==> flow/design.v <==
module chip_to_symbol 
(
input logic         i_clk,
input logic         i_rst_n,
input logic         i_stream,
input logic         i_stream_valid,
output logic [3:0]  o_symbol,
output logic        o_symbol_valid       
);
logic [4:0] r_bit_counter;
logic [31:0] r_received_chip;
logic [5:0] s_ones_counter[15:0];
logic	[31:0]	chip_values [15:0];  
initial 
begin
	chip_values[0] 		=  32'b11011001110000110101001000101110;
	chip_values[8] 		=  32'b11101101100111000011010100100010;
	chip_values[4] 		=  32'b00101110110110011100001101010010;
	chip_values[12] 	=  32'b00100010111011011001110000110101;
	chip_values[2] 		=  32'b01010010001011101101100111000011;
	chip_values[10] 	=  32'b00110101001000101110110110011100;
	chip_values[6] 		=  32'b11000011010100100010111011011001;
	chip_values[14] 	=  32'b10011100001101010010001011101101;
	chip_values[1] 		=  32'b10001100100101100000011101111011;
	chip_values[9] 		=  32'b10111000110010010110000001110111;
	chip_values[5] 		=  32'b01111011100011001001011000000111;
	chip_values[13] 	=  32'b01110111101110001100100101100000;
	chip_values[3]		=  32'b00000111011110111000110010010110;
	chip_values[11]		=  32'b01100000011101111011100011001001;
	chip_values[7] 		=  32'b10010110000001110111101110001100;
	chip_values[15] 	=  32'b11001001011000000111011110111000;
end
always_ff@(posedge i_clk , negedge i_rst_n)
begin
    if(!i_rst_n)
    begin
        r_bit_counter <= 'd0;
    end
    else if(r_bit_counter=='d31) 
    begin
        r_bit_counter <= 'd0;
    end
    else if(i_stream_valid)
    begin
        r_bit_counter <= r_bit_counter + 'd1;
    end
end
always_ff@(posedge i_clk , negedge i_rst_n)
begin
    if(!i_rst_n)
    begin
        r_received_chip <= 'd0;
		for(int i = 0 ; i<16 ; i++)
        begin
			s_ones_counter[i] <= 'd0;
		end
    end
	else if (r_bit_counter==31)
	begin
		for(int i = 0 ; i<16 ; i++)
        begin
			s_ones_counter[i] <= 'd0;
		end
	end
    else if(i_stream_valid)
    begin
        r_received_chip[r_bit_counter]<= i_stream;
        for(int i = 0 ; i<16 ; i++)
        begin
            s_ones_counter[i] <= s_ones_counter[i] + (i_stream ~^ chip_values[i][r_bit_counter]);
        end
    end    
end
	always@(*)
		begin
			if((s_ones_counter[0]>=s_ones_counter[1]) && (s_ones_counter[0]>=s_ones_counter[2]) && (s_ones_counter[0]>=s_ones_counter[3]) && (s_ones_counter[0]>=s_ones_counter[4]) && (s_ones_counter[0]>=s_ones_counter[5]) && (s_ones_counter[0]>=s_ones_counter[6]) && (s_ones_counter[0]>=s_ones_counter[7]) && (s_ones_counter[0]>=s_ones_counter[8]) && (s_ones_counter[0]>=s_ones_counter[9]) && (s_ones_counter[0]>=s_ones_counter[10]) && (s_ones_counter[0]>=s_ones_counter[11]) && (s_ones_counter[0]>=s_ones_counter[12]) && (s_ones_counter[0]>=s_ones_counter[13]) && (s_ones_counter[0]>=s_ones_counter[14]) && (s_ones_counter[0]>=s_ones_counter[15]) ) 
			begin
				o_symbol = 'd0;
			end
			else if((s_ones_counter[1]>=s_ones_counter[0]) && (s_ones_counter[1]>=s_ones_counter[2]) && (s_ones_counter[1]>=s_ones_counter[3]) && (s_ones_counter[1]>=s_ones_counter[4]) && (s_ones_counter[1]>=s_ones_counter[5]) && (s_ones_counter[1]>=s_ones_counter[6]) && (s_ones_counter[1]>=s_ones_counter[7]) && (s_ones_counter[1]>=s_ones_counter[8]) && (s_ones_counter[1]>=s_ones_counter[9]) && (s_ones_counter[1]>=s_ones_counter[10]) && (s_ones_counter[1]>=s_ones_counter[11]) && (s_ones_counter[1]>=s_ones_counter[12]) && (s_ones_counter[1]>=s_ones_counter[13]) && (s_ones_counter[1]>=s_ones_counter[14]) && (s_ones_counter[1]>=s_ones_counter[15]) ) 
			begin
				o_symbol = 'd1;
			end
			else if((s_ones_counter[2]>=s_ones_counter[0]) && (s_ones_counter[2]>=s_ones_counter[1]) && (s_ones_counter[2]>=s_ones_counter[3]) && (s_ones_counter[2]>=s_ones_counter[4]) && (s_ones_counter[2]>=s_ones_counter[5]) && (s_ones_counter[2]>=s_ones_counter[6]) && (s_ones_counter[2]>=s_ones_counter[7]) && (s_ones_counter[2]>=s_ones_counter[8]) && (s_ones_counter[2]>=s_ones_counter[9]) && (s_ones_counter[2]>=s_ones_counter[10]) && (s_ones_counter[2]>=s_ones_counter[11]) && (s_ones_counter[2]>=s_ones_counter[12]) && (s_ones_counter[2]>=s_ones_counter[13]) && (s_ones_counter[2]>=s_ones_counter[14]) && (s_ones_counter[2]>=s_ones_counter[15]) ) 
			begin
				o_symbol = 'd2;
			end
			else if((s_ones_counter[3]>=s_ones_counter[0]) && (s_ones_counter[3]>=s_ones_counter[1]) && (s_ones_counter[3]>=s_ones_counter[2]) && (s_ones_counter[3]>=s_ones_counter[4]) && (s_ones_counter[3]>=s_ones_counter[5]) && (s_ones_counter[3]>=s_ones_counter[6]) && (s_ones_counter[3]>=s_ones_counter[7]) && (s_ones_counter[3]>=s_ones_counter[8]) && (s_ones_counter[3]>=s_ones_counter[9]) && (s_ones_counter[3]>=s_ones_counter[10]) && (s_ones_counter[3]>=s_ones_counter[11]) && (s_ones_counter[3]>=s_ones_counter[12]) && (s_ones_counter[3]>=s_ones_counter[13]) && (s_ones_counter[3]>=s_ones_counter[14]) && (s_ones_counter[3]>=s_ones_counter[15]) ) 
			begin
				o_symbol = 'd3;
			end
			else if((s_ones_counter[4]>=s_ones_counter[0]) && (s_ones_counter[4]>=s_ones_counter[1]) && (s_ones_counter[4]>=s_ones_counter[2]) && (s_ones_counter[4]>=s_ones_counter[3]) && (s_ones_counter[4]>=s_ones_counter[5]) && (s_ones_counter[4]>=s_ones_counter[6]) && (s_ones_counter[4]>=s_ones_counter[7]) && (s_ones_counter[4]>=s_ones_counter[8]) && (s_ones_counter[4]>=s_ones_counter[9]) && (s_ones_counter[4]>=s_ones_counter[10]) && (s_ones_counter[4]>=s_ones_counter[11]) && (s_ones_counter[4]>=s_ones_counter[12]) && (s_ones_counter[4]>=s_ones_counter[13]) && (s_ones_counter[4]>=s_ones_counter[14]) && (s_ones_counter[4]>=s_ones_counter[15]) ) 
			begin
				o_symbol = 'd4;
			end
			else if((s_ones_counter[5]>=s_ones_counter[0]) && (s_ones_counter[5]>=s_ones_counter[1]) && (s_ones_counter[5]>=s_ones_counter[2]) && (s_ones_counter[5]>=s_ones_counter[3]) && (s_ones_counter[5]>=s_ones_counter[4]) && (s_ones_counter[5]>=s_ones_counter[6]) && (s_ones_counter[5]>=s_ones_counter[7]) && (s_ones_counter[5]>=s_ones_counter[8]) && (s_ones_counter[5]>=s_ones_counter[9]) && (s_ones_counter[5]>=s_ones_counter[10]) && (s_ones_counter[5]>=s_ones_counter[11]) && (s_ones_counter[5]>=s_ones_counter[12]) && (s_ones_counter[5]>=s_ones_counter[13]) && (s_ones_counter[5]>=s_ones_counter[14]) && (s_ones_counter[5]>=s_ones_counter[15]) ) 
			begin
				o_symbol = 'd5;
			end
			else if((s_ones_counter[6]>=s_ones_counter[0]) && (s_ones_counter[6]>=s_ones_counter[1]) && (s_ones_counter[6]>=s_ones_counter[2]) && (s_ones_counter[6]>=s_ones_counter[3]) && (s_ones_counter[6]>=s_ones_counter[4]) && (s_ones_counter[6]>=s_ones_counter[5]) && (s_ones_counter[6]>=s_ones_counter[7]) && (s_ones_counter[6]>=s_ones_counter[8]) && (s_ones_counter[6]>=s_ones_counter[9]) && (s_ones_counter[6]>=s_ones_counter[10]) && (s_ones_counter[6]>=s_ones_counter[11]) && (s_ones_counter[6]>=s_ones_counter[12]) && (s_ones_counter[6]>=s_ones_counter[13]) && (s_ones_counter[6]>=s_ones_counter[14]) && (s_ones_counter[6]>=s_ones_counter[15]) ) 
			begin
				o_symbol = 'd6;
			end
			else if((s_ones_counter[7]>=s_ones_counter[0]) && (s_ones_counter[7]>=s_ones_counter[1]) && (s_ones_counter[7]>=s_ones_counter[2]) && (s_ones_counter[7]>=s_ones_counter[3]) && (s_ones_counter[7]>=s_ones_counter[4]) && (s_ones_counter[7]>=s_ones_counter[5]) && (s_ones_counter[7]>=s_ones_counter[6]) && (s_ones_counter[7]>=s_ones_counter[8]) && (s_ones_counter[7]>=s_ones_counter[9]) && (s_ones_counter[7]>=s_ones_counter[10]) && (s_ones_counter[7]>=s_ones_counter[11]) && (s_ones_counter[7]>=s_ones_counter[12]) && (s_ones_counter[7]>=s_ones_counter[13]) && (s_ones_counter[7]>=s_ones_counter[14]) && (s_ones_counter[7]>=s_ones_counter[15]) ) 
			begin
				o_symbol = 'd7;
			end
			else if((s_ones_counter[8]>=s_ones_counter[0]) && (s_ones_counter[8]>=s_ones_counter[1]) && (s_ones_counter[8]>=s_ones_counter[2]) && (s_ones_counter[8]>=s_ones_counter[3]) && (s_ones_counter[8]>=s_ones_counter[4]) && (s_ones_counter[8]>=s_ones_counter[5]) && (s_ones_counter[8]>=s_ones_counter[6]) && (s_ones_counter[8]>=s_ones_counter[7]) && (s_ones_counter[8]>=s_ones_counter[9]) && (s_ones_counter[8]>=s_ones_counter[10]) && (s_ones_counter[8]>=s_ones_counter[11]) && (s_ones_counter[8]>=s_ones_counter[12]) && (s_ones_counter[8]>=s_ones_counter[13]) && (s_ones_counter[8]>=s_ones_counter[14]) && (s_ones_counter[8]>=s_ones_counter[15]) ) 
			begin
				o_symbol = 'd8;
			end
			else if((s_ones_counter[9]>=s_ones_counter[0]) && (s_ones_counter[9]>=s_ones_counter[1]) && (s_ones_counter[9]>=s_ones_counter[2]) && (s_ones_counter[9]>=s_ones_counter[3]) && (s_ones_counter[9]>=s_ones_counter[4]) && (s_ones_counter[9]>=s_ones_counter[5]) && (s_ones_counter[9]>=s_ones_counter[6]) && (s_ones_counter[9]>=s_ones_counter[7]) && (s_ones_counter[9]>=s_ones_counter[8]) && (s_ones_counter[9]>=s_ones_counter[10]) && (s_ones_counter[9]>=s_ones_counter[11]) && (s_ones_counter[9]>=s_ones_counter[12]) && (s_ones_counter[9]>=s_ones_counter[13]) && (s_ones_counter[9]>=s_ones_counter[14]) && (s_ones_counter[9]>=s_ones_counter[15]) ) 
			begin
				o_symbol = 'd9;
			end
			else if((s_ones_counter[10]>=s_ones_counter[0]) && (s_ones_counter[10]>=s_ones_counter[1]) && (s_ones_counter[10]>=s_ones_counter[2]) && (s_ones_counter[10]>=s_ones_counter[3]) && (s_ones_counter[10]>=s_ones_counter[4]) && (s_ones_counter[10]>=s_ones_counter[5]) && (s_ones_counter[10]>=s_ones_counter[6]) && (s_ones_counter[10]>=s_ones_counter[7]) && (s_ones_counter[10]>=s_ones_counter[8]) && (s_ones_counter[10]>=s_ones_counter[9]) && (s_ones_counter[10]>=s_ones_counter[11]) && (s_ones_counter[10]>=s_ones_counter[12]) && (s_ones_counter[10]>=s_ones_counter[13]) && (s_ones_counter[10]>=s_ones_counter[14]) && (s_ones_counter[10]>=s_ones_counter[15]) ) 
			begin
				o_symbol = 'd10;
			end
			else if((s_ones_counter[11]>=s_ones_counter[0]) && (s_ones_counter[11]>=s_ones_counter[1]) && (s_ones_counter[11]>=s_ones_counter[2]) && (s_ones_counter[11]>=s_ones_counter[3]) && (s_ones_counter[11]>=s_ones_counter[4]) && (s_ones_counter[11]>=s_ones_counter[5]) && (s_ones_counter[11]>=s_ones_counter[6]) && (s_ones_counter[11]>=s_ones_counter[7]) && (s_ones_counter[11]>=s_ones_counter[8]) && (s_ones_counter[11]>=s_ones_counter[9]) && (s_ones_counter[11]>=s_ones_counter[10]) && (s_ones_counter[11]>=s_ones_counter[12]) && (s_ones_counter[11]>=s_ones_counter[13]) && (s_ones_counter[11]>=s_ones_counter[14]) && (s_ones_counter[11]>=s_ones_counter[15]) ) 
			begin
				o_symbol = 'd11;
			end
			else if((s_ones_counter[12]>=s_ones_counter[0]) && (s_ones_counter[12]>=s_ones_counter[1]) && (s_ones_counter[12]>=s_ones_counter[2]) && (s_ones_counter[12]>=s_ones_counter[3]) && (s_ones_counter[12]>=s_ones_counter[4]) && (s_ones_counter[12]>=s_ones_counter[5]) && (s_ones_counter[12]>=s_ones_counter[6]) && (s_ones_counter[12]>=s_ones_counter[7]) && (s_ones_counter[12]>=s_ones_counter[8]) && (s_ones_counter[12]>=s_ones_counter[9]) && (s_ones_counter[12]>=s_ones_counter[10]) && (s_ones_counter[12]>=s_ones_counter[11]) && (s_ones_counter[12]>=s_ones_counter[13]) && (s_ones_counter[12]>=s_ones_counter[14]) && (s_ones_counter[12]>=s_ones_counter[15]) ) 
			begin
				o_symbol = 'd12;
			end
			else if((s_ones_counter[13]>=s_ones_counter[0]) && (s_ones_counter[13]>=s_ones_counter[1]) && (s_ones_counter[13]>=s_ones_counter[2]) && (s_ones_counter[13]>=s_ones_counter[3]) && (s_ones_counter[13]>=s_ones_counter[4]) && (s_ones_counter[13]>=s_ones_counter[5]) && (s_ones_counter[13]>=s_ones_counter[6]) && (s_ones_counter[13]>=s_ones_counter[7]) && (s_ones_counter[13]>=s_ones_counter[8]) && (s_ones_counter[13]>=s_ones_counter[9]) && (s_ones_counter[13]>=s_ones_counter[10]) && (s_ones_counter[13]>=s_ones_counter[11]) && (s_ones_counter[13]>=s_ones_counter[12]) && (s_ones_counter[13]>=s_ones_counter[15]) && (s_ones_counter[13]>=s_ones_counter[14]) ) 
			begin
				o_symbol = 'd13;
			end
			else if((s_ones_counter[14]>=s_ones_counter[0]) && (s_ones_counter[14]>=s_ones_counter[1]) && (s_ones_counter[14]>=s_ones_counter[2]) && (s_ones_counter[14]>=s_ones_counter[3]) && (s_ones_counter[14]>=s_ones_counter[4]) && (s_ones_counter[14]>=s_ones_counter[5]) && (s_ones_counter[14]>=s_ones_counter[6]) && (s_ones_counter[14]>=s_ones_counter[7]) && (s_ones_counter[14]>=s_ones_counter[8]) && (s_ones_counter[14]>=s_ones_counter[9]) && (s_ones_counter[14]>=s_ones_counter[10]) && (s_ones_counter[14]>=s_ones_counter[11]) && (s_ones_counter[14]>=s_ones_counter[12]) && (s_ones_counter[14]>=s_ones_counter[13]) && (s_ones_counter[14]>=s_ones_counter[15]) ) 
			begin
				o_symbol = 'd14;
			end
			else
				begin
				o_symbol = 'd15;
				end
			end
assign o_symbol_valid = (r_bit_counter==31);  
endmodule
==> flow/run.sh <==
#!/bin/bash
# the make line also repeats each setting of config.mk as NAME=value (left out here)
make -C /OpenROAD-flow-scripts/flow DESIGN_CONFIG=/design/flow/config.mk WORK_HOME=/design/flow/orfs CLKGATE_MAP_FILE= finish
==> flow/config.mk <==
export PLATFORM = sky130hd
export DESIGN_NAME = chip_to_symbol
export DESIGN_NICKNAME = chip_to_symbol
export VERILOG_FILES = /design/flow/design.v
export SDC_FILE = /design/flow/constraint.sdc
export NUM_CORES = 4
export LEC_CHECK = 0
export CAP_MARGIN = 20
export CELL_PAD_IN_SITES_GLOBAL_PLACEMENT = 2
export CORE_MARGIN = 4
export CORE_UTILIZATION = 33
export MIN_ROUTING_LAYER = met2
export PLACE_DENSITY_LB_ADDON = 0.07
export SETUP_SLACK_MARGIN = -0.61
export SLEW_MARGIN = 20
==> flow/constraint.sdc <==
create_clock -name core_clock -period 12.8 [get_ports {i_clk}]
set_input_delay 2.5600 -clock core_clock [delete_from_list [all_inputs] [get_ports {i_clk}]]
set_output_delay 2.5600 -clock core_clock [all_outputs]
set_load 0.01 [all_outputs]
==> metrics.csv, run 1 <==
metric;value;unit
CTS tree;done;
CP startpoint;s_ones_counter[2][5]$_DFFE_PN0P_;
vias;33300;
Yosys chip area;0.0238;mm2
post-placement cell count;3889;
Critical Path Stages;12;
met1 WL;0;um
Pre-Repair DR Iteration Count;12;
CTS-repair resized insts;0;
Synth Cell Area;0.0238;mm2
RSZ-0062 raised after global routing;false;
gr ovfl total;0;
starting density of the core;0.333;
vias in the first global route;34700;
YS warnings;2;
Setup WS post-layout;4.75;ns
Worst Skew;0.0250;ns
Post-Place Setup Slack;5.65;ns
Max clock buf depth;2;
register area;0.00253;mm2
Slowest cell on crit path;o21ai_0;
cell family with most CP delay;AND-OR/OR-AND gates;
Logic cell area;0.0205;mm2
final setup TNS;0;ns
Final Hold Viols;0;
Final setup viols;0;
Dominant flop cell;dfrtp_1;
clk root buf;clkbuf_16;
total core area;0.0715;mm2
Synth Seq Share;0.106;
CP dominant cell by count;o2111ai_1;
ys async rst share;1.00;
clock sinks;101;
hold path startpoint;s_ones_counter[15][4]$_DFFE_PN0P_;
CTS Hold Buffers Added;0;
met3 routed WL;51000;um
CP Buf/Inv Count;3;
comb area leader;adder cells;
outcome;no timing/DRC/antenna violations;
number of cells in the yosys synthesis report;2887;
post-synth top area cell;ha_1;
placed cell area;0.0256;mm2
Distinct lib cells used;72;
Slew @ Worst Pin;1.30;ns
full die area;0.0766;mm2
worst min-delay path class;flop to flop;
Synth Area in XOR/XNOR;0.0279;
yosys adder share;0.400;
syn_area_per_cell;8.26;um2
most frequent cells after synthesis;ha_1, a21oi_1, nor2_1;
R2R Path End;s_ones_counter[7][4]$_DFFE_PN0P_;
Non-Filler Instances;3918;
TritonCTS Buffers;9;
syn_nets;3652;
count leader, synth;ha_1;
routed wire length;121000;um
Worst-Skew Late Latency;0.43;ns
NumNets Final;3716;
IO Count;9;
global-route wire length before repair;168000;um
Log Warnings;31;
max layer used;met5;
WHS Endpoint;s_ones_counter[15][4]$_DFFE_PN0P_;
Max stage delay on crit path;0.75;ns
largest net degree at the start of global routing;53;
Critical Path AT;5.49;ns
Yosys top cell area share;0.400;
crit path DRT;10.24;ns
final instance area;0.0259;mm2
reg2reg start;r_bit_counter[1]$_DFFE_PN0P_;
met2 routed wirelength;54400;um
wire length per cell;30.9;um
Hold Path Stages;2;
# DRC;0;
Post-Synth AOI/OAI Area;0.225;
Clk pin slew, worst setup/hold paths;0.12;ns
max cap viols;0;
CP Launch Type;flop;
Slew Limit Fails;0;
worst setup path endpoint;o_symbol[0];
number of enable flip-flop cells;0;
filler instances;7312;
Worst R2R Setup Slack;8.29;ns
die height;277;um
yosys simple share;0.193;
IO buf count;8;
crit path max fanout;8;
CP Class;flop to output pin;
setup repair bufs after CTS;0;
HPWL Detailed;86000;um
Post-synth regs;101;
crit path cell chain;inv_1 > buf_4 > ha_1 > nand4_1 > o21ai_0 > o2111ai_1 > nor4bb_1 > a311oi_1 > o211ai_1 > o2111ai_1 > nand2_1 > clkdlybuf4s50_1;
Mapped Cells;2887;
synthesis-to-layout area growth;8.80;%
fin crit share;0.629;
CP Capture Type;output pin;
Period minus WS final;8.05;ns
RePlAce Congestion;0.994;
# H-tree levels;3;
relative slew slack;0.133;
Routed Antenna Nets;0;
Post-synth area hogs;ha_1, dfrtp_1, a21oi_1;
GRT Util Overall;0.457;
Initial DRC Count;6535;
maximum clock frequency;0.124;GHz
Die Wd;277;um
initial antenna violation count;0;
r2r worst-path depth;15;
mux share;0.0156;
Avg Vias per Cell;8.49;
Site Rows;98;
==> layout make-up <==
class                   instances  share of cell area
inverters                     179              0.0259
diodes                         12             0.00116
well taps                     950              0.0458
repair buffers                 86              0.0256
clock buffers                   9             0.00869
flip-flops and latches        101              0.0976
multi-input cells            2574               0.791
clock inverters                 7             0.00381
==> metrics by stage <==
step | util | hold slack [ns]
2_1_floorplan | - | 0.510
3_3_place_gp | 0.358 | 0.529
3_5_place_dp | 0.358 | 0.532
4_1_cts | 0.362 | 0.557
5_1_grt | 0.362 | 0.583
6_report | 0.363 | 0.557
==> metal layers <==
metal  track usage  vias up
met5         0.296        -
met4         0.104       78
met3         0.623     1286
met2         0.521     9719
met1             -    11200
li1              -    11000
==> run 2: changes to the inputs <==
Settings changed: ABC_AREA set to 1, CELL_PAD_IN_SITES_GLOBAL_PLACEMENT 2 to unset, CORE_MARGIN 4 to 2, CORE_UTILIZATION 33 to 72, MIN_ROUTING_LAYER met2 to unset, PLACE_DENSITY_LB_ADDON 0.07 to unset, SETUP_SLACK_MARGIN -0.61 to unset.
Clock period 12.8 ns to 9.11 ns, I/O delays scaled along.
==> metrics.csv, run 2 <==
metric;value;unit;change
Log Warnings;33;;was 31
Pre-Repair DR Iteration Count;8;;was 12
Synth Seq Share;0.112;;was 0.106
clock sinks;101;;unchanged
clk root buf;clkbuf_16;;unchanged
worst setup path endpoint;o_symbol[0];;unchanged
Post-Synth AOI/OAI Area;0.161;;was 0.225
vias in the first global route;23800;;was 34,700
relative slew slack;0.134;;was 0.133
Non-Filler Instances;3544;;was 3,918
Slew Limit Fails;0;;unchanged
gr ovfl total;0;;unchanged
# DRC;0;;unchanged
Post-synth area hogs;ha_1, dfrtp_1, nand2_1;;was ha_1, dfrtp_1, a21oi_1
count leader, synth;ha_1;;unchanged
yosys adder share;0.421;;was 0.400
max cap viols;0;;unchanged
# H-tree levels;3;;unchanged
GRT Util Overall;0.521;;was 0.457
post-route core utilization;0.766;;was 0.363
Max clock buf depth;2;;unchanged
full die area;0.0329;mm2;was 0.0766 mm2
Worst Skew;0.0117;ns;was 0.0250 ns
Final Hold Viols;0;;unchanged
Synth Cell Area;0.0226;mm2;was 0.0238 mm2
largest net degree at the start of global routing;80;;was 53
Synth Area in XOR/XNOR;0.00619;;was 0.0279
synthesis-to-layout area growth;4.18;%;was 8.80%
IO buf count;8;;unchanged
vias;24800;;was 33,300
maximum clock frequency;0.137;GHz;
NumNets Final;3905;;was 3,716
CP Launch Type;flop;;unchanged
Critical Path AT;5.47;ns;was 5.49 ns
YS warnings;2;;unchanged
setup repair bufs after CTS;0;;unchanged
Worst-Skew Late Latency;0.41;ns;was 0.43 ns
CP startpoint;s_ones_counter[8][3]$_DFFE_PN0P_;;was s_ones_counter[2][5]$_DFFE_PN0P_
crit path max fanout;13;;was 8
comb area leader;adder cells;;unchanged
final setup TNS;0;ns;unchanged
routed wire length;86900;um;was 121,000 um
outcome;no timing/DRC/antenna violations;;unchanged
syn_area_per_cell;7.23;um2;was 8.26 um2
R2R Path End;s_ones_counter[8][4]$_DFFE_PN0P_;;was s_ones_counter[7][4]$_DFFE_PN0P_
global-route wire length before repair;130000;um;was 168,000 um
number of cells in the yosys synthesis report;3131;;was 2,887
Logic cell area;0.0186;mm2;was 0.0205 mm2
fin crit share;0.801;;was 0.629
most frequent cells after synthesis;ha_1, nand2_1, inv_1;;was ha_1, a21oi_1, nor2_1
filler instances;2378;;was 7,312
Avg Vias per Cell;6.99;;was 8.49
CP dominant cell by count;nand2_1;;was o2111ai_1
Max stage delay on crit path;1.07;ns;was 0.75 ns
worst min-delay path class;flop to flop;;unchanged
register area;0.00253;mm2;about the same
starting density of the core;0.736;;was 0.333
CTS Hold Buffers Added;0;;unchanged
post-synth top area cell;ha_1;;unchanged
final instance area;0.0236;mm2;was 0.0259 mm2
Routed Antenna Nets;0;;unchanged
Setup WS post-layout;1.81;ns;was 4.75 ns
Period minus WS final;7.30;ns;
post-placement cell count;3524;;was 3,889
reg2reg start;r_bit_counter[3]$_DFFE_PN0P_;;was r_bit_counter[1]$_DFFE_PN0P_
die height;181;um;was 277 um
Worst R2R Setup Slack;5.39;ns;was 8.29 ns
Site Rows;64;;was 98
CP Class;flop to output pin;;unchanged
crit path cell chain;inv_1 > ha_1 > a21oi_1 > nor2_1 > nor3b_2 > nand2_1 > nand2_1 > nand4_1 > nor4_1 > nand3_1 > nand2_1 > nand2_1 > nand2_1 > nand2_1 > nand2_1 > nand2_1 > nand2_1 > a21oi_2 > clkdlybuf4s50_1;;was inv_1 > buf_4 > ha_1 > nand4_1 > o21ai_0 > o2111ai_1 > nor4bb_1 > a311oi_1 > o211ai_1 > o2111ai_1 > nand2_1 > clkdlybuf4s50_1
CP Capture Type;output pin;;unchanged
Post-synth regs;101;;unchanged
CTS tree;done;;unchanged
RSZ-0062 raised after global routing;false;;unchanged
cell family with most CP delay;simple AND/OR/NAND/NOR gates;;was AND-OR/OR-AND gates
Yosys chip area;0.0226;mm2;was 0.0238 mm2
Slew @ Worst Pin;1.29;ns;was 1.30 ns
CTS-repair resized insts;0;;unchanged
total core area;0.0307;mm2;was 0.0715 mm2
syn_nets;3896;;was 3,652
Hold Path Stages;1;;was 2
IO Count;9;;unchanged
Initial DRC Count;2877;;was 6,535
Distinct lib cells used;50;;was 72
Mapped Cells;3131;;was 2,887
r2r worst-path depth;13;;was 15
wire length per cell;24.5;um;was 30.9 um
Dominant flop cell;dfrtp_1;;unchanged
yosys simple share;0.233;;was 0.193
HPWL Detailed;62100;um;was 86,000 um
Hold Slack;0.474;ns;was 0.557 ns
Critical Path Stages;19;;was 12
hold path startpoint;s_ones_counter[15][2]$_DFFE_PN0P_;;was s_ones_counter[15][4]$_DFFE_PN0P_
Post-Place Setup Slack;2.79;ns;was 5.65 ns
Die Wd;181;um;was 277 um
ys async rst share;1.00;;unchanged
placed cell area;0.0232;mm2;was 0.0256 mm2
Slowest cell on crit path;nor4_1;;was o21ai_0
WHS Endpoint;s_ones_counter[15][2]$_DFFE_PN0P_;;was s_ones_counter[15][4]$_DFFE_PN0P_
Yosys top cell area share;0.421;;was 0.400
mux share;0.000885;;was 0.0156
CP Buf/Inv Count;2;;was 3
RePlAce Congestion;1.02;;was 0.994
number of enable flip-flop cells;0;;unchanged
Clk pin slew, worst setup/hold paths;0.08;ns;was 0.12 ns
TritonCTS Buffers;9;;unchanged
Final setup viols;0;;unchanged
crit path DRT;7.29;ns;was 10.24 ns
initial antenna violation count;4;;was 0
## run 2: routing by layer
metal / GRT usage / part of all wire / vias to the layer above
met1: 0.605 / 0.35 / 11200
li1: - / - / 11100
met5: 0 / 0.00021 / -
met3: 0.190 / 0.16 / 623
met4: 0.455 / 0.10 / 2
met2: 0.756 / 0.39 / 1874
## run 2: area by class of cell
cell class | instances | area share
Clock buffer | 9 | 0.00956
Inverter | 375 | 0.0597
Sequential cell | 101 | 0.107
Antenna cell | 3 | 0.000319
Tap cell | 396 | 0.0210
Multi-Input combinational cell | 2631 | 0.789
Timing Repair Buffer | 22 | 0.00860
Clock inverter | 7 | 0.00441
==> run 3: changes to the inputs <==
Settings changed: ABC_AREA 1 to unset, CAP_MARGIN 20 to 35, CTS_CLUSTER_DIAMETER set to 54, CTS_CLUSTER_SIZE set to 17, HOLD_SLACK_MARGIN set to 0.1, PLACE_DENSITY set to 0.42, SETUP_SLACK_MARGIN set to 0.93, SLEW_MARGIN 20 to 15.
Clock period 9.11 ns to 3.12 ns, I/O delays scaled along.
==> metrics.csv, run 3 <==
metric;value;unit;change
outcome;stopped before the end;;was no timing/DRC/antenna violations
Halt Stage;clock tree synthesis (4_1_cts);;
Run Error;[ERROR DPL-0038] Utilization greater than 100%, impossible to legalize;;
syn_area_per_cell;8.26;um2;was 7.23 um2
Mapped Cells;2887;;was 3,131
Synth Seq Share;0.106;;was 0.112
Post-Synth AOI/OAI Area;0.225;;was 0.161
Distinct lib cells used;72;;was 50
total core area;0.0325;mm2;was 0.0307 mm2
Post-Place Setup Slack;-1.43;ns;was 2.79 ns
number of enable flip-flop cells;0;;unchanged
IO Count;9;;unchanged
Post-synth regs;101;;unchanged
ys async rst share;1.00;;unchanged
Yosys top cell area share;0.400;;was 0.421
IO buf count;8;;unchanged
RePlAce Congestion;1.11;;was 1.02
count leader, synth;ha_1;;unchanged
most frequent cells after synthesis;ha_1, a21oi_1, nor2_1;;was ha_1, nand2_1, inv_1
Yosys chip area;0.0238;mm2;was 0.0226 mm2
die height;186;um;was 181 um
yosys adder share;0.400;;was 0.421
YS warnings;2;;unchanged
Synth Area in XOR/XNOR;0.0279;;was 0.00619
Site Rows;66;;was 64
post-synth top area cell;ha_1;;unchanged
syn_nets;3652;;was 3,896
post-placement cell count;3958;;was 3,524
Dominant flop cell;dfrtp_1;;unchanged
Synth Cell Area;0.0238;mm2;was 0.0226 mm2
comb area leader;adder cells;;unchanged
yosys simple share;0.193;;was 0.233
full die area;0.0346;mm2;was 0.0329 mm2
starting density of the core;0.733;;was 0.736
mux share;0.0156;;was 0.000885
HPWL Detailed;90000;um;was 62,100 um
number of cells in the yosys synthesis report;2887;;was 3,131
Post-synth area hogs;ha_1, dfrtp_1, a21oi_1;;was ha_1, dfrtp_1, nand2_1
Die Wd;186;um;was 181 um
placed cell area;0.0304;mm2;was 0.0232 mm2
==> run 4: changes to the inputs <==
Settings changed: ABC_AREA set to 1, CAP_MARGIN 35 to 15, CELL_PAD_IN_SITES_DETAIL_PLACEMENT set to 0, CELL_PAD_IN_SITES_GLOBAL_PLACEMENT set to 0, CTS_CLUSTER_DIAMETER 54 to 352, CTS_CLUSTER_SIZE 17 to 73, GPL_TIMING_DRIVEN set to 1, HOLD_SLACK_MARGIN 0.1 to -0.08, PLACE_DENSITY 0.42 to 0.63, SETUP_SLACK_MARGIN 0.93 to -0.22, SLEW_MARGIN 15 to 5.
Clock period 3.12 ns to 4.09 ns, I/O delays scaled along.
==> metrics.csv, run 4 <==
metric;value;unit;change
largest net degree at the start of global routing;80;;
wire length per cell;24.5;um;
Pre-Repair DR Iteration Count;9;;
synthesis-to-layout area growth;17.2;%;
YS warnings;2;;unchanged
Clk pin slew, worst setup/hold paths;0.09;ns;
comb area leader;adder cells;;unchanged
vias;26400;;
CP Launch Type;flop;;
Initial DRC Count;3435;;
CP Capture Type;output pin;;
worst setup path endpoint;o_symbol[0];;
cell family with most CP delay;simple AND/OR/NAND/NOR gates;;
full die area;0.0329;mm2;was 0.0346 mm2
CP Class;flop to output pin;;
die height;181;um;was 186 um
Post-Synth AOI/OAI Area;0.161;;was 0.225
ys async rst share;1.00;;unchanged
GRT Util Overall;0.545;;
Routed Antenna Nets;0;;
fin crit share;1.10;;
starting density of the core;0.736;;was 0.733
# DRC;0;;
post-route core utilization;0.862;;
HPWL Detailed;68300;um;was 90,000 um
Slowest cell on crit path;dfrtp_1;;
global-route wire length before repair;137000;um;
Distinct lib cells used;50;;was 72
number of enable flip-flop cells;0;;unchanged
count leader, synth;ha_1;;unchanged
Setup WS post-layout;-0.404;ns;
Die Wd;181;um;was 186 um
Max stage delay on crit path;0.43;ns;
Period minus WS final;4.49;ns;
crit path DRT;3.27;ns;
clk root buf;clkbuf_16;;
IO Count;9;;unchanged
worst min-delay path class;input port to async pin;;
routed wire length;93000;um;
# H-tree levels;3;;
Worst R2R Setup Slack;0.54;ns;
Post-synth regs;101;;unchanged
yosys simple share;0.233;;was 0.193
syn_nets;3896;;was 3,652
Critical Path Stages;16;;
Post-Place Setup Slack;-0.306;ns;was -1.43 ns
mux share;0.000885;;was 0.0156
Final setup viols;4;;
total core area;0.0307;mm2;was 0.0325 mm2
maximum clock frequency;0.223;GHz;
TritonCTS Buffers;9;;
Worst Skew;0.0153;ns;
Slew Limit Fails;0;;
Post-synth area hogs;ha_1, dfrtp_1, nand2_1;;was ha_1, dfrtp_1, a21oi_1
Final Hold Viols;0;;
CP startpoint;s_ones_counter[4][5]$_DFFE_PN0P_;;
crit path cell chain;clkinvlp_4 > buf_4 > ha_1 > nand2_1 > nor2_1 > o21ai_0 > nand3_1 > nand3_1 > a2111oi_0 > nand4_1 > nand2_1 > nand2_1 > nand2_1 > nand2_1 > a21oi_2 > buf_2;;
Slew @ Worst Pin;0.927;ns;
initial antenna violation count;4;;
Max clock buf depth;2;;
Yosys top cell area share;0.421;;was 0.400
CP dominant cell by count;nand2_1;;
clock sinks;101;;
r2r worst-path depth;16;;
reg2reg start;r_bit_counter[0]$_DFFE_PN0P_;;
Yosys chip area;0.0226;mm2;was 0.0238 mm2
RSZ-0062 raised after global routing;true;;
Synth Cell Area;0.0226;mm2;was 0.0238 mm2
IO buf count;8;;unchanged
Worst-Skew Late Latency;0.42;ns;
number of cells in the yosys synthesis report;3131;;was 2,887
gr ovfl total;0;;
Critical Path AT;3.68;ns;
CP Buf/Inv Count;3;;
yosys adder share;0.421;;was 0.400
R2R Path End;s_ones_counter[7][4]$_DFFE_PN0P_;;
relative slew slack;0.380;;
NumNets Final;4166;;
crit path max fanout;6;;
Log Warnings;35;;
post-synth top area cell;ha_1;;unchanged
Site Rows;64;;was 66
Failing Checks;negative setup slack;;
syn_area_per_cell;7.23;um2;was 8.26 um2
Synth Area in XOR/XNOR;0.00619;;was 0.0279
RePlAce Congestion;1.07;;was 1.11
most frequent cells after synthesis;ha_1, nand2_1, inv_1;;was ha_1, a21oi_1, nor2_1
Hold Slack;0.441;ns;
Dominant flop cell;dfrtp_1;;unchanged
CTS tree;done;;
Synth Seq Share;0.112;;was 0.106
outcome;finished with violations;;was stopped before the end
max cap viols;0;;
Mapped Cells;3131;;was 2,887
Avg Vias per Cell;6.95;;
vias in the first global route;25400;;
==> run 4: per-stage QoR <==
| stage | setup TNS (ns) | std cells | instance area (um2) |
|---|---|---|---|
| final | -1.47 | 3803 | 26500 |
| after global routing | -1.93 | 3802 | 26500 |
| after CTS | -0.910 | 3769 | 25900 |
| after detailed placement | -0.979 | 3743 | 25400 |
| after global placement | -0.656 | 3743 | 25400 |
| after floorplan | 0 | 3131 | 22600 |
==> run 4: per-layer routing <==
metal  GRT usage  share of wire
met3       0.208           0.16
met4       0.495           0.12
met5           0         0.0018
met2       0.794           0.39
met1       0.615           0.33
==> run 4: final cells by class <==
| type | instances | area, um2 |
|---|---|---|
| clock inverters | 3 | 67.6 |
| repair buffers | 283 | 2730 |
| inverters | 375 | 1440 |
| well taps | 396 | 495 |
| fillers | 1832 | 4250 |
| clock buffers | 13 | 260 |
| diodes | 1 | 2.50 |
| multi-input cells | 2631 | 19000 |
| flip-flops and latches | 101 | 2530 |
==> run 4: what timing repair did <==
action / in CTS / in global routing
setup buffers: 10 / 38
pin swaps: 3 / 35
gates resized: 25 / 92
hold buffers: 0 / 0
cloned: 0 / 1
endpoints found under the setup margin: 4 / 4
==> run 5: changes to the inputs <==
Settings changed: ABC_AREA 1 to unset, CAP_MARGIN 15 to 20, CELL_PAD_IN_SITES_DETAIL_PLACEMENT 0 to unset, CELL_PAD_IN_SITES_GLOBAL_PLACEMENT 0 to unset, CORE_UTILIZATION 72 to 28, CTS_CLUSTER_DIAMETER 352 to unset, CTS_CLUSTER_SIZE 73 to unset, GPL_TIMING_DRIVEN 1 to unset, HOLD_SLACK_MARGIN -0.08 to unset, PLACE_DENSITY 0.63 to unset, SETUP_SLACK_MARGIN -0.22 to unset, SLEW_MARGIN 5 to 20.
Clock period 4.09 ns to 15.5 ns, I/O delays scaled along.
==> metrics.csv, run 5 <==
metric;value;unit;change
outcome;no timing/DRC/antenna violations;;was finished with violations
clk root buf;clkbuf_16;;unchanged
CP Class;flop to output pin;;unchanged
post-synth top area cell;ha_1;;unchanged
total core area;0.0840;mm2;was 0.0307 mm2
yosys adder share;0.400;;was 0.421
CP Launch Type;flop;;unchanged
ys async rst share;1.00;;unchanged
gr ovfl total;0;;unchanged
CP startpoint;s_ones_counter[6][3]$_DFFE_PN0P_;;was s_ones_counter[4][5]$_DFFE_PN0P_
vias;23500;;was 26,400
Post-Synth AOI/OAI Area;0.225;;was 0.161
syn_area_per_cell;8.26;um2;was 7.23 um2
Max stage delay on crit path;0.87;ns;was 0.43 ns
Final setup viols;0;;was 4
syn_nets;3652;;was 3,896
Post-synth regs;101;;unchanged
RSZ-0062 raised after global routing;false;;was true
Critical Path Stages;12;;was 16
Distinct lib cells used;72;;was 50
NumNets Final;3684;;was 4,166
wire length per cell;23.0;um;was 24.5 um
comb area leader;adder cells;;unchanged
CTS tree;done;;unchanged
starting density of the core;0.284;;was 0.736
routed wire length;93400;um;was 93,000 um
Pre-Repair DR Iteration Count;8;;was 9
placed cell area;0.0256;mm2;was 0.0254 mm2
relative slew slack;0.217;;was 0.380
IO buf count;8;;unchanged
R2R Path End;s_ones_counter[6][4]$_DFFE_PN0P_;;was s_ones_counter[7][4]$_DFFE_PN0P_
Site Rows;106;;was 64
Hold Path Stages;2;;
WHS Endpoint;s_ones_counter[14][4]$_DFFE_PN0P_;;
filler instances;8877;;was 1,832
number of enable flip-flop cells;0;;unchanged
Setup WS post-layout;7.36;ns;was -0.404 ns
Worst R2R Setup Slack;11.52;ns;was 0.54 ns
fin crit share;0.525;;was 1.10
CP dominant cell by count;nand2_1;;unchanged
Yosys top cell area share;0.400;;was 0.421
setup repair bufs after CTS;0;;was 10
Worst-Skew Late Latency;0.42;ns;about the same
Period minus WS final;8.14;ns;
Logic cell area;0.0205;mm2;was 0.0190 mm2
worst min-delay path class;flop to flop;;was input port to async pin
crit path DRT;12.40;ns;was 3.27 ns
GRT Util Overall;0.212;;was 0.545
count leader, synth;ha_1;;unchanged
RePlAce Congestion;0.978;;was 1.07
Slew @ Worst Pin;1.17;ns;was 0.927 ns
CP Buf/Inv Count;2;;was 3
vias in the first global route;21900;;was 25,400
CTS-repair resized insts;0;;was 25
IO Count;9;;unchanged
post-placement cell count;4042;;was 3,743
Critical Path AT;5.04;ns;was 3.68 ns
Avg Vias per Cell;5.79;;was 6.95
Clk pin slew, worst setup/hold paths;0.08;ns;was 0.09 ns
mux share;0.0156;;was 0.000885
# H-tree levels;3;;unchanged
Final Hold Viols;0;;unchanged
cell family with most CP delay;AND-OR/OR-AND gates;;was simple AND/OR/NAND/NOR gates
initial antenna violation count;3;;was 4
max cap viols;0;;unchanged
r2r worst-path depth;14;;was 16
worst setup path endpoint;o_symbol[0];;unchanged
yosys simple share;0.193;;was 0.233
die height;296;um;was 181 um
CP Capture Type;output pin;;unchanged
Log Warnings;31;;was 35
synthesis-to-layout area growth;8.36;%;was 17.2%
global-route wire length before repair;138000;um;was 137,000 um
reg2reg start;r_bit_counter[1]$_DFFE_PN0P_;;was r_bit_counter[0]$_DFFE_PN0P_
register area;0.00253;mm2;about the same
CTS Hold Buffers Added;0;;unchanged
clock sinks;101;;unchanged
maximum clock frequency;0.123;GHz;
Initial DRC Count;2161;;was 3,435
Worst Skew;0.0114;ns;was 0.0153 ns
Yosys chip area;0.0238;mm2;was 0.0226 mm2
Post-Place Setup Slack;7.88;ns;was -0.306 ns
HPWL Detailed;68600;um;was 68,300 um
Synth Seq Share;0.106;;was 0.112
final instance area;0.0258;mm2;was 0.0265 mm2
Max clock buf depth;2;;unchanged
full die area;0.0875;mm2;was 0.0329 mm2
Non-Filler Instances;4057;;was 3,803
largest net degree at the start of global routing;70;;was 80
crit path cell chain;inv_1 > ha_1 > nand2_1 > nor2_1 > o21ai_0 > a2111oi_0 > nand4_1 > a311oi_1 > o211ai_1 > o2111ai_1 > nand2_1 > clkdlybuf4s50_1;;was clkinvlp_4 > buf_4 > ha_1 > nand2_1 > nor2_1 > o21ai_0 > nand3_1 > nand3_1 > a2111oi_0 > nand4_1 > nand2_1 > nand2_1 > nand2_1 > nand2_1 > a21oi_2 > buf_2
Slew Limit Fails;0;;unchanged
Synth Area in XOR/XNOR;0.0279;;was 0.00619
Synth Cell Area;0.0238;mm2;was 0.0226 mm2
Dominant flop cell;dfrtp_1;;unchanged
Die Wd;296;um;was 181 um
YS warnings;2;;unchanged
Routed Antenna Nets;0;;unchanged
Mapped Cells;2887;;was 3,131
most frequent cells after synthesis;ha_1, a21oi_1, nor2_1;;was ha_1, nand2_1, inv_1
number of cells in the yosys synthesis report;2887;;was 3,131
hold path startpoint;s_ones_counter[14][4]$_DFFE_PN0P_;;
Slowest cell on crit path;a2111oi_0;;was dfrtp_1
Post-synth area hogs;ha_1, dfrtp_1, a21oi_1;;was ha_1, dfrtp_1, nand2_1
# DRC;0;;unchanged
crit path max fanout;11;;was 6
final setup TNS;0;ns;was -1.47 ns
TritonCTS Buffers;9;;unchanged
==> run 5: cell type report <==
class | count | area share
Timing Repair Buffer | 54 | 0.0163
Clock inverter | 5 | 0.00145
Antenna cell | 1 | 0.0000969
Inverter | 179 | 0.0260
Sequential cell | 101 | 0.0979
Clock buffer | 9 | 0.00872
Tap cell | 1134 | 0.0549
Multi-Input combinational cell | 2574 | 0.795
==> run 5: metrics by stage <==
step | hold WS (ns) | utilization
2_1_floorplan | 0.510 | -
3_3_place_gp | 0.528 | 0.304
3_5_place_dp | 0.534 | 0.304
4_1_cts | 0.554 | 0.308
5_1_grt | 0.568 | 0.308
6_report | 0.561 | 0.308
==> run 5: layer usage <==
| metal | track usage | wire (um) | up-vias | part of all wire |
|---|---|---|---|---|
| met1 | 0.282 | 40100 | 11100 | 0.43 |
| li1 | - | - | 11100 | - |
| met5 | 0 | 43 | - | 0.00046 |
| met4 | 0.105 | 5330 | 6 | 0.057 |
| met2 | 0.331 | 40100 | 966 | 0.43 |
| met3 | 0.0340 | 7820 | 267 | 0.084 |
==> run 6: changes to the inputs <==
Settings changed: ABC_AREA set to 1, CAP_MARGIN 20 to 35, CORE_ASPECT_RATIO set to 0.5, CORE_MARGIN 2 to 7, CORE_UTILIZATION 28 to 57, CTS_CLUSTER_DIAMETER set to 236, CTS_CLUSTER_SIZE set to 97, HOLD_SLACK_MARGIN set to 0.29, PLACE_DENSITY set to 0.4, SETUP_SLACK_MARGIN set to -1.0, SLEW_MARGIN 20 to 25, TNS_END_PERCENT set to 15.
Clock period 15.5 ns to 10.0 ns, I/O delays scaled along.
==> metrics.csv, run 6 <==
metric;value;unit;change
Site Rows;51;;was 106
die height;155;um;was 296 um
Max stage delay on crit path;0.74;ns;was 0.87 ns
hold path startpoint;s_ones_counter[15][5]$_DFFE_PN0P_;;was s_ones_counter[14][4]$_DFFE_PN0P_
final setup TNS;0;ns;unchanged
r2r worst-path depth;17;;was 14
clock sinks;101;;unchanged
wire length per cell;23.9;um;was 23.0 um
Period minus WS final;6.70;ns;
Initial DRC Count;2429;;was 2,161
Worst R2R Setup Slack;6.27;ns;was 11.52 ns
RePlAce Congestion;1.01;;was 0.978
TritonCTS Buffers;9;;unchanged
R2R Path End;s_ones_counter[4][4]$_DFFE_PN0P_;;was s_ones_counter[6][4]$_DFFE_PN0P_
IO Count;9;;unchanged
total core area;0.0390;mm2;was 0.0840 mm2
maximum clock frequency;0.149;GHz;
CP Class;flop to output pin;;unchanged
Non-Filler Instances;3705;;was 4,057
Pre-Repair DR Iteration Count;5;;was 8
Worst Skew;0.0153;ns;was 0.0114 ns
yosys simple share;0.233;;was 0.193
Post-synth regs;101;;unchanged
Worst-Skew Late Latency;0.41;ns;was 0.42 ns
vias in the first global route;20900;;was 21,900
setup repair bufs after CTS;0;;unchanged
worst min-delay path class;flop to flop;;unchanged
cell family with most CP delay;buffers and inverters;;was AND-OR/OR-AND gates
yosys adder share;0.421;;was 0.400
filler instances;3673;;was 8,877
Slew @ Worst Pin;1.00;ns;was 1.17 ns
Post-Synth AOI/OAI Area;0.161;;was 0.225
HPWL Detailed;64400;um;was 68,600 um
CP dominant cell by count;nand2_1;;unchanged
syn_nets;3896;;was 3,652
Slew Limit Fails;0;;unchanged
worst setup path endpoint;o_symbol[0];;unchanged
crit path max fanout;14;;was 11
CP startpoint;s_ones_counter[3][3]$_DFFE_PN0P_;;was s_ones_counter[6][3]$_DFFE_PN0P_
Distinct lib cells used;50;;was 72
count leader, synth;ha_1;;unchanged
CP Capture Type;output pin;;unchanged
mux share;0.000885;;was 0.0156
clk root buf;clkbuf_16;;unchanged
most frequent cells after synthesis;ha_1, nand2_1, inv_1;;was ha_1, a21oi_1, nor2_1
max cap viols;0;;unchanged
Dominant flop cell;dfrtp_1;;unchanged
Avg Vias per Cell;6.27;;was 5.79
Clk pin slew, worst setup/hold paths;0.09;ns;was 0.08 ns
GRT Util Overall;0.382;;was 0.212
Max clock buf depth;2;;unchanged
crit path DRT;8.00;ns;was 12.40 ns
CP Launch Type;flop;;unchanged
Logic cell area;0.0186;mm2;was 0.0205 mm2
WHS Endpoint;s_ones_counter[15][5]$_DFFE_PN0P_;;was s_ones_counter[14][4]$_DFFE_PN0P_
Critical Path Stages;18;;was 12
# H-tree levels;3;;unchanged
Final Hold Viols;0;;unchanged
CTS Hold Buffers Added;0;;unchanged
RSZ-0062 raised after global routing;false;;unchanged
crit path cell chain;inv_1 > ha_1 > nand4_1 > inv_1 > o21ai_0 > o211ai_1 > o21ai_0 > nor3_1 > nand3_1 > nand2_1 > nand2_1 > nand2_1 > nand2_1 > nand2_1 > nand2_1 > nand2_1 > a21oi_2 > clkdlybuf4s50_1;;was inv_1 > ha_1 > nand2_1 > nor2_1 > o21ai_0 > a2111oi_0 > nand4_1 > a311oi_1 > o211ai_1 > o2111ai_1 > nand2_1 > clkdlybuf4s50_1
Post-synth area hogs;ha_1, dfrtp_1, nand2_1;;was ha_1, dfrtp_1, a21oi_1
Critical Path AT;4.70;ns;was 5.04 ns
register area;0.00253;mm2;unchanged
comb area leader;adder cells;;unchanged
Mapped Cells;3131;;was 2,887
final instance area;0.0239;mm2;was 0.0258 mm2
ys async rst share;1.00;;unchanged
fin crit share;0.670;;was 0.525
Routed Antenna Nets;0;;unchanged
routed wire length;88500;um;was 93,400 um
number of enable flip-flop cells;0;;unchanged
outcome;no timing/DRC/antenna violations;;unchanged
full die area;0.0458;mm2;was 0.0875 mm2
post-placement cell count;3686;;was 4,042
largest net degree at the start of global routing;60;;was 70
Die Wd;296;um;about the same
Synth Cell Area;0.0226;mm2;was 0.0238 mm2
NumNets Final;3934;;was 3,684
number of cells in the yosys synthesis report;3131;;was 2,887
Synth Seq Share;0.112;;was 0.106
Hold Path Stages;1;;was 2
relative slew slack;0.329;;was 0.217
starting density of the core;0.580;;was 0.284
YS warnings;2;;unchanged
CTS-repair resized insts;0;;unchanged
vias;23200;;was 23,500
Final setup viols;0;;unchanged
reg2reg start;r_bit_counter[0]$_DFFE_PN0P_;;was r_bit_counter[1]$_DFFE_PN0P_
CP Buf/Inv Count;3;;was 2
Yosys chip area;0.0226;mm2;was 0.0238 mm2
gr ovfl total;0;;unchanged
placed cell area;0.0236;mm2;was 0.0256 mm2
post-synth top area cell;ha_1;;unchanged
Synth Area in XOR/XNOR;0.00619;;was 0.0279
# DRC;0;;unchanged
Log Warnings;33;;was 31
IO buf count;8;;unchanged
global-route wire length before repair;131000;um;was 138,000 um
syn_area_per_cell;7.23;um2;was 8.26 um2
Yosys top cell area share;0.421;;was 0.400
Slowest cell on crit path;o21ai_0;;was a2111oi_0
synthesis-to-layout area growth;5.84;%;was 8.36%
CTS tree;done;;unchanged
initial antenna violation count;2;;was 3
[run 6: area by class of cell]
type,count,area share
Sequential cell,101,0.106
Tap cell,530,0.0277
Antenna cell,1,0.000105
Inverter,375,0.0588
Multi-Input combinational cell,2631,0.777
Timing Repair Buffer,51,0.0186
Clock buffer,10,0.00998
Clock inverter,6,0.00235
[run 6: through the flow]
stage          setup slack, ns   util  hold slack (ns)
2_1_floorplan             5.62      -            0.433
3_3_place_gp              3.96  0.604            0.453
3_5_place_dp              3.95  0.606            0.468
4_1_cts                   3.50  0.613            0.482
5_1_grt                   3.21  0.614            0.513
6_report                  3.30  0.614            0.483
[run 6: metal layers]
| layer | global-route usage | vias to the layer above | wire (um) |
|---|---|---|---|
| li1 | - | 11100 | - |
| met1 | 0.524 | 10800 | 38400 |
| met2 | 0.550 | 1117 | 34700 |
| met3 | 0.122 | 206 | 11600 |
| met4 | 0.149 | 2 | 3720 |
| met5 | 0 | - | 13 |
==> run 7: changes to the inputs <==
Settings changed: ABC_AREA 1 to 0, CAP_MARGIN 35 to 0, CELL_PAD_IN_SITES_DETAIL_PLACEMENT set to 0, CELL_PAD_IN_SITES_GLOBAL_PLACEMENT set to 0, CORE_ASPECT_RATIO 0.5 to unset, CORE_MARGIN 7 to 2, CORE_UTILIZATION 57 to 72, CTS_CLUSTER_DIAMETER 236 to 378, CTS_CLUSTER_SIZE 97 to 49, GPL_TIMING_DRIVEN set to 1, HOLD_SLACK_MARGIN 0.29 to unset, MAX_ROUTING_LAYER set to met4, PLACE_DENSITY 0.4 to 0.6, SETUP_SLACK_MARGIN -1.0 to unset, SLEW_MARGIN 25 to 35, TNS_END_PERCENT 15 to unset.
Clock period 10.0 ns to 2.52 ns, I/O delays scaled along.
==> metrics.csv, run 7 <==
metric;value;unit;change
Synth Cell Area;0.0238;mm2;was 0.0226 mm2
Distinct lib cells used;72;;was 50
syn_area_per_cell;8.26;um2;was 7.23 um2
most frequent cells after synthesis;ha_1, a21oi_1, nor2_1;;was ha_1, nand2_1, inv_1
full die area;0.0346;mm2;was 0.0458 mm2
mux share;0.0156;;was 0.000885
count leader, synth;ha_1;;unchanged
Post-synth regs;101;;unchanged
Post-synth area hogs;ha_1, dfrtp_1, a21oi_1;;was ha_1, dfrtp_1, nand2_1
Die Wd;186;um;was 296 um
comb area leader;adder cells;;unchanged
Run Error;[ERROR DPL-0038] Utilization greater than 100%, impossible to legalize;;
syn_nets;3652;;was 3,896
IO buf count;8;;unchanged
IO Count;9;;unchanged
Post-Synth AOI/OAI Area;0.225;;was 0.161
total core area;0.0325;mm2;was 0.0390 mm2
RePlAce Congestion;1.17;;was 1.01
Mapped Cells;2887;;was 3,131
post-synth top area cell;ha_1;;unchanged
post-placement cell count;3961;;was 3,686
Dominant flop cell;dfrtp_1;;unchanged
Synth Area in XOR/XNOR;0.0279;;was 0.00619
Post-Place Setup Slack;-1.75;ns;was 3.95 ns
number of cells in the yosys synthesis report;2887;;was 3,131
Synth Seq Share;0.106;;was 0.112
Halt Stage;clock tree synthesis (4_1_cts);;
outcome;stopped before the end;;was no timing/DRC/antenna violations
HPWL Detailed;86700;um;was 64,400 um
yosys simple share;0.193;;was 0.233
ys async rst share;1.00;;unchanged
yosys adder share;0.400;;was 0.421
Site Rows;66;;was 51
Yosys top cell area share;0.400;;was 0.421
number of enable flip-flop cells;0;;unchanged
Yosys chip area;0.0238;mm2;was 0.0226 mm2
starting density of the core;0.733;;was 0.580
die height;186;um;was 155 um
YS warnings;2;;unchanged
[run 7: through the flow]
step | utilization | instance area (um2)
2_1_floorplan | - | 24000
3_3_place_gp | 0.919 | 29900
3_5_place_dp | 0.919 | 29900
==> run 8: changes to the inputs <==
Settings changed: ABC_AREA 0 to unset, CAP_MARGIN 0 to 20, CELL_PAD_IN_SITES_DETAIL_PLACEMENT 0 to unset, CELL_PAD_IN_SITES_GLOBAL_PLACEMENT 0 to 1, CORE_UTILIZATION 72 to 56, CTS_CLUSTER_DIAMETER 378 to 392, CTS_CLUSTER_SIZE 49 to 79, GPL_TIMING_DRIVEN 1 to unset, MAX_ROUTING_LAYER met4 to unset, MIN_ROUTING_LAYER set to met1, PLACE_DENSITY 0.6 to unset, PLACE_DENSITY_LB_ADDON set to 0.19, SETUP_SLACK_MARGIN set to 0.94, SLEW_MARGIN 35 to 20, TNS_END_PERCENT set to 35.
Clock period 2.52 ns to 5.62 ns, I/O delays scaled along.
==> metrics.csv, run 8 <==
metric;value;unit;change
initial antenna violation count;5;;
gr ovfl total;0;;
r2r worst-path depth;14;;
vias in the first global route;24400;;
NumNets Final;3935;;
Hold Slack;0.585;ns;
Slew Limit Fails;0;;
Worst-Skew Late Latency;0.42;ns;
Clk pin slew, worst setup/hold paths;0.08;ns;
wire length per cell;27.3;um;
final instance area;0.0282;mm2;
Die Wd;210;um;was 186 um
yosys adder share;0.400;;unchanged
Routed Antenna Nets;0;;
ys async rst share;1.00;;unchanged
R2R Path End;s_ones_counter[6][4]$_DFFE_PN0P_;;
synthesis-to-layout area growth;18.5;%;
total core area;0.0419;mm2;was 0.0325 mm2
Critical Path AT;3.68;ns;
Critical Path Stages;14;;
comb area leader;adder cells;;unchanged
clock sinks;101;;
placed cell area;0.0256;mm2;was 0.0299 mm2
die height;210;um;was 186 um
Max stage delay on crit path;0.40;ns;
post-synth top area cell;ha_1;;unchanged
vias;25400;;
count leader, synth;ha_1;;unchanged
Avg Vias per Cell;6.84;;
outcome;no timing/DRC/antenna violations;;was stopped before the end
Worst Skew;0.0152;ns;
WHS Endpoint;s_ones_counter[14][0]$_DFFE_PN0P_;;
reg2reg start;r_bit_counter[1]$_DFFE_PN0P_;;
Distinct lib cells used;72;;unchanged
Worst R2R Setup Slack;1.46;ns;
# DRC;0;;
IO Count;9;;unchanged
Site Rows;75;;was 66
clk root buf;clkbuf_16;;
crit path max fanout;4;;
Period minus WS final;4.80;ns;
CP dominant cell by count;buf_6;;
yosys simple share;0.193;;unchanged
IO buf count;8;;unchanged
cell family with most CP delay;AND-OR/OR-AND gates;;
Post-synth area hogs;ha_1, dfrtp_1, a21oi_1;;unchanged
relative slew slack;0.189;;
CP Capture Type;output pin;;
RSZ-0062 raised after global routing;true;;
hold path startpoint;s_ones_counter[14][0]$_DFFE_PN0P_;;
CTS Hold Buffers Added;0;;
Max clock buf depth;2;;
global-route wire length before repair;148000;um;
largest net degree at the start of global routing;60;;
Hold Path Stages;2;;
syn_nets;3652;;unchanged
Synth Seq Share;0.106;;unchanged
Slowest cell on crit path;dfrtp_1;;
YS warnings;2;;unchanged
Log Warnings;33;;
syn_area_per_cell;8.26;um2;unchanged
Final setup viols;0;;
Post-Place Setup Slack;0.0790;ns;was -1.75 ns
final setup TNS;0;ns;
RePlAce Congestion;1.08;;was 1.17
crit path cell chain;clkinvlp_4 > buf_6 > buf_12 > ha_1 > a21oi_1 > o21a_1 > o21ai_1 > and4_1 > nand4_1 > a311oi_2 > o211ai_1 > o2111ai_2 > nand2_4 > buf_6;;
Initial DRC Count;2380;;
GRT Util Overall;0.450;;
Post-synth regs;101;;unchanged
# H-tree levels;3;;
CTS tree;done;;
starting density of the core;0.568;;was 0.733
TritonCTS Buffers;9;;
Dominant flop cell;dfrtp_1;;unchanged
CP Launch Type;flop;;
maximum clock frequency;0.208;GHz;
most frequent cells after synthesis;ha_1, a21oi_1, nor2_1;;unchanged
number of cells in the yosys synthesis report;2887;;unchanged
routed wire length;101000;um;
Setup WS post-layout;0.821;ns;
Slew @ Worst Pin;1.21;ns;
HPWL Detailed;76900;um;was 86,700 um
Pre-Repair DR Iteration Count;5;;
Yosys chip area;0.0238;mm2;unchanged
full die area;0.0442;mm2;was 0.0346 mm2
fin crit share;0.854;;
Synth Area in XOR/XNOR;0.0279;;unchanged
CP Buf/Inv Count;4;;
Synth Cell Area;0.0238;mm2;unchanged
mux share;0.0156;;unchanged
CP Class;flop to output pin;;
max cap viols;0;;
crit path DRT;4.50;ns;
worst setup path endpoint;o_symbol[0];;
CP startpoint;s_ones_counter[5][3]$_DFFE_PN0P_;;
Post-Synth AOI/OAI Area;0.225;;unchanged
Final Hold Viols;0;;
Mapped Cells;2887;;unchanged
Yosys top cell area share;0.400;;unchanged
worst min-delay path class;flop to flop;;
number of enable flip-flop cells;0;;unchanged
## run 8: per-layer routing
layer,vias to the layer above,global-route usage,routed length [um]
li1,11600,-,-
met1,12100,0.551,39600
met2,1309,0.695,43200
met3,460,0.0989,10300
met4,6,0.332,8500
met5,-,0,41
## run 8: area by class of cell
| type | instances | area (um2) |
|---|---|---|
| Antenna cell | 1 | 2.50 |
| Clock buffer | 10 | 229 |
| Clock inverter | 5 | 67.6 |
| Fill cell | 3442 | 13700 |
| Inverter | 179 | 802 |
| Multi-Input combinational cell | 2574 | 21200 |
| Sequential cell | 101 | 2590 |
| Tap cell | 539 | 674 |
| Timing Repair Buffer | 305 | 2680 |
## run 8: stage by stage
| step | std cells | utilization |
|---|---|---|
| finish | 3714 | 0.673 |
| global route | 3713 | 0.673 |
| CTS | 3653 | 0.648 |
| detailed placement | 3539 | 0.609 |
| global placement | 3539 | 0.609 |
| floorplan | 2887 | - |
## run 8: repair_timing
| item | 4_1_cts | 5_1_grt |
|---|---|---|
| gates resized | 166 | 111 |
| pin swaps | 23 | 47 |
| setup endpoints to repair | 4 | 4 |
| gates cloned | 0 | 2 |
| setup buffers | 99 | 58 |
